== v42 ==
Design distortion_correction, start of the top module:
module distortion_correction #(
    parameter DATA_WIDTH = 16,
    parameter H_RES = 1280,
    parameter V_RES = 720
)(
    input clk,
    input rst_n,
    input [15:0] fx, fy,       
    input [15:0] cx, cy,       
    input [15:0] k1, k2, k3,   
    input valid_params,
    input [DATA_WIDTH-1:0] vin_data,
    input vin_de, vin_vs, vin_hs,
    input [9:0] pixel_x, pixel_y,
    output reg [DATA_WIDTH-1:0] vout_data,
    output reg vout_de, vout_vs, vout_hs,
    input [15:0] ram_rd_data,
    output reg [19:0] ram_rd_addr,
    output reg ram_rd_en
);
    localparam IDLE = 2'b00;
    localparam CALC = 2'b01;
    localparam WAIT = 2'b10;
    localparam OUT  = 2'b11;
    reg [1:0] state, next_state;
    reg signed [15:0] x_norm, y_norm;       
    reg signed [31:0] x2, y2, r2;           
    reg signed [31:0] r4, r6;               
    reg signed [31:0] distortion_factor;    
    reg signed [15:0] x_distorted, y_distorted;   
    reg [9:0] corrected_x, corrected_y;     
    reg [9:0] px_d1, py_d1, px_d2, py_d2;
    reg de_d1, vs_d1, hs_d1;
    reg de_d2, vs_d2, hs_d2;
    reg de_d3, vs_d3, hs_d3;
    reg [2:0] calc_cnt;
    always @(posedge clk or negedge rst_n) begin
        if (!rst_n) begin
            state <= IDLE;
        end else begin
            state <= next_state;
        end
    end
    always @(*) begin
        case (state)
            IDLE: next_state = (vin_de && valid_params) ? CALC : IDLE;
            CALC: next_state = (calc_cnt == 3'd4) ? WAIT : CALC;
            WAIT: next_state = OUT;
            OUT:  next_state = IDLE;
            default: next_state = IDLE;
        endcase
    end
    always @(posedge clk or negedge rst_n) begin
        if (!rst_n) begin
            calc_cnt <= 0;
            x_norm <= 0; y_norm <= 0;
            x2 <= 0; y2 <= 0; r2 <= 0;
            r4 <= 0; r6 <= 0;
            distortion_factor <= 0;
            x_distorted <= 0; y_distorted <= 0;
            corrected_x <= 0; corrected_y <= 0;
        end else begin
            case (state)
                IDLE: begin
                    calc_cnt <= 0;
                    if (vin_de && valid_params) begin
                        x_norm <= (pixel_x - cx);
                        y_norm <= (pixel_y - cy);
                    end
                end
                CALC: begin
  ...
clock: 12.6 ns
lec_check: 0
abc_area: 1
cap_margin: 30
cell_pad_in_sites_detail_placement: 2
cell_pad_in_sites_global_placement: 3
core_aspect_ratio: 1.1
core_margin: 2
core_utilization: 72
cts_cluster_diameter: 400
gpl_routability_driven: 0
max_routing_layer: met4
min_routing_layer: met2
slew_margin: 20
run.sh (not shown) runs the stock make flow with config.mk's settings and CLKGATE_MAP_FILE=.
v42: it failed during global placement without I/O (3_1_place_gp_skip_io), and the tool reported GPL-0301.
Inputs modified between v42 and v21:
- CTS_CLUSTER_DIAMETER: 400 -> unset
- CAP_MARGIN: 30 -> 20
- GPL_ROUTABILITY_DRIVEN: 0 -> unset
- MAX_ROUTING_LAYER: met4 -> unset
- CELL_PAD_IN_SITES_DETAIL_PLACEMENT: 2 -> unset
- CORE_ASPECT_RATIO: 1.1 -> unset
- ABC_AREA: 1 -> unset
- MIN_ROUTING_LAYER: met2 -> unset
- CELL_PAD_IN_SITES_GLOBAL_PLACEMENT: 3 -> unset
- CORE_UTILIZATION: 72 -> 52
- the clock period (ns, I/O delays scaled along): 12.6 -> 11.4
--- outcome ---
- Ran to the end and failed final checks on setup timing: v21.
- v21: multiplexer share of the synthesized area is 0.76 points higher than what v42 reported.
- Taking v42 as the reference, in v21 xor and xnor area share after synthesis up 1.1 points, yosys synthesis chip area -about 3.8%.
Edits applied to the flow inputs when going from v21 to v56:
- setting CORE_ASPECT_RATIO to 0.5 for the first time
- changing CORE_UTILIZATION from 52 to 40
- setting CTS_CLUSTER_DIAMETER to 62 for the first time
- changing CORE_MARGIN from 2 to 8
- setting CTS_CLUSTER_SIZE to 10 for the first time
- changing CAP_MARGIN from 20 to 0
- changing the clock period (ns, I/O delays scaled along) from 11.4 to 20.0
- No stage failed in v56, and the final checks on the layout all came back clean.
- Lower required time of the critical path goes to v21 over v56.
- v56 — clock tree skew after final layout 0.027 ns lower, v21 as reference
- Global-route usage down 9.5 points in v56 wrt v21
- Summary of the comparison: worst reg-to-reg setup slack is higher in v56, relative to v21.
- The number of post-CTS setup repair buffers in v56 sits 16 below the value recorded for v21.
- v56 vs. v21: smallest setup slack after layout increased by 6.29 ns relative to the old numbers; routed length on met2 decreased by 15000 um relative to the old numbers.
- Total number of nets in the final design: v56 lower than v21
- Diff v21..v56 | length of routed wiring on met1 | negligible
The following lists how v15 was set up differently from v56:
- swapping 40 for 60 in CORE_UTILIZATION
- swapping 0 for 20 in CAP_MARGIN
- clearing CTS_CLUSTER_DIAMETER, which used to be 62
- putting TNS_END_PERCENT at 90 where nothing was set
- swapping 8 for 3 in CORE_MARGIN
- putting CELL_PAD_IN_SITES_GLOBAL_PLACEMENT at 1 where nothing was set
- swapping 0.5 for 0.74 in CORE_ASPECT_RATIO
- putting PLACE_DENSITY_LB_ADDON at 0.15 where nothing was set
- putting CELL_PAD_IN_SITES_DETAIL_PLACEMENT at 1 where nothing was set
- clearing CTS_CLUSTER_SIZE, which used to be 10
- putting MAX_ROUTING_LAYER at met4 where nothing was set
- putting MIN_ROUTING_LAYER at met2 where nothing was set
Looking at busiest layer in global routing, the met3 result is from v15; the met2 one comes from v56. v56 has a higher met1 track demand over resource in global routing than v15.
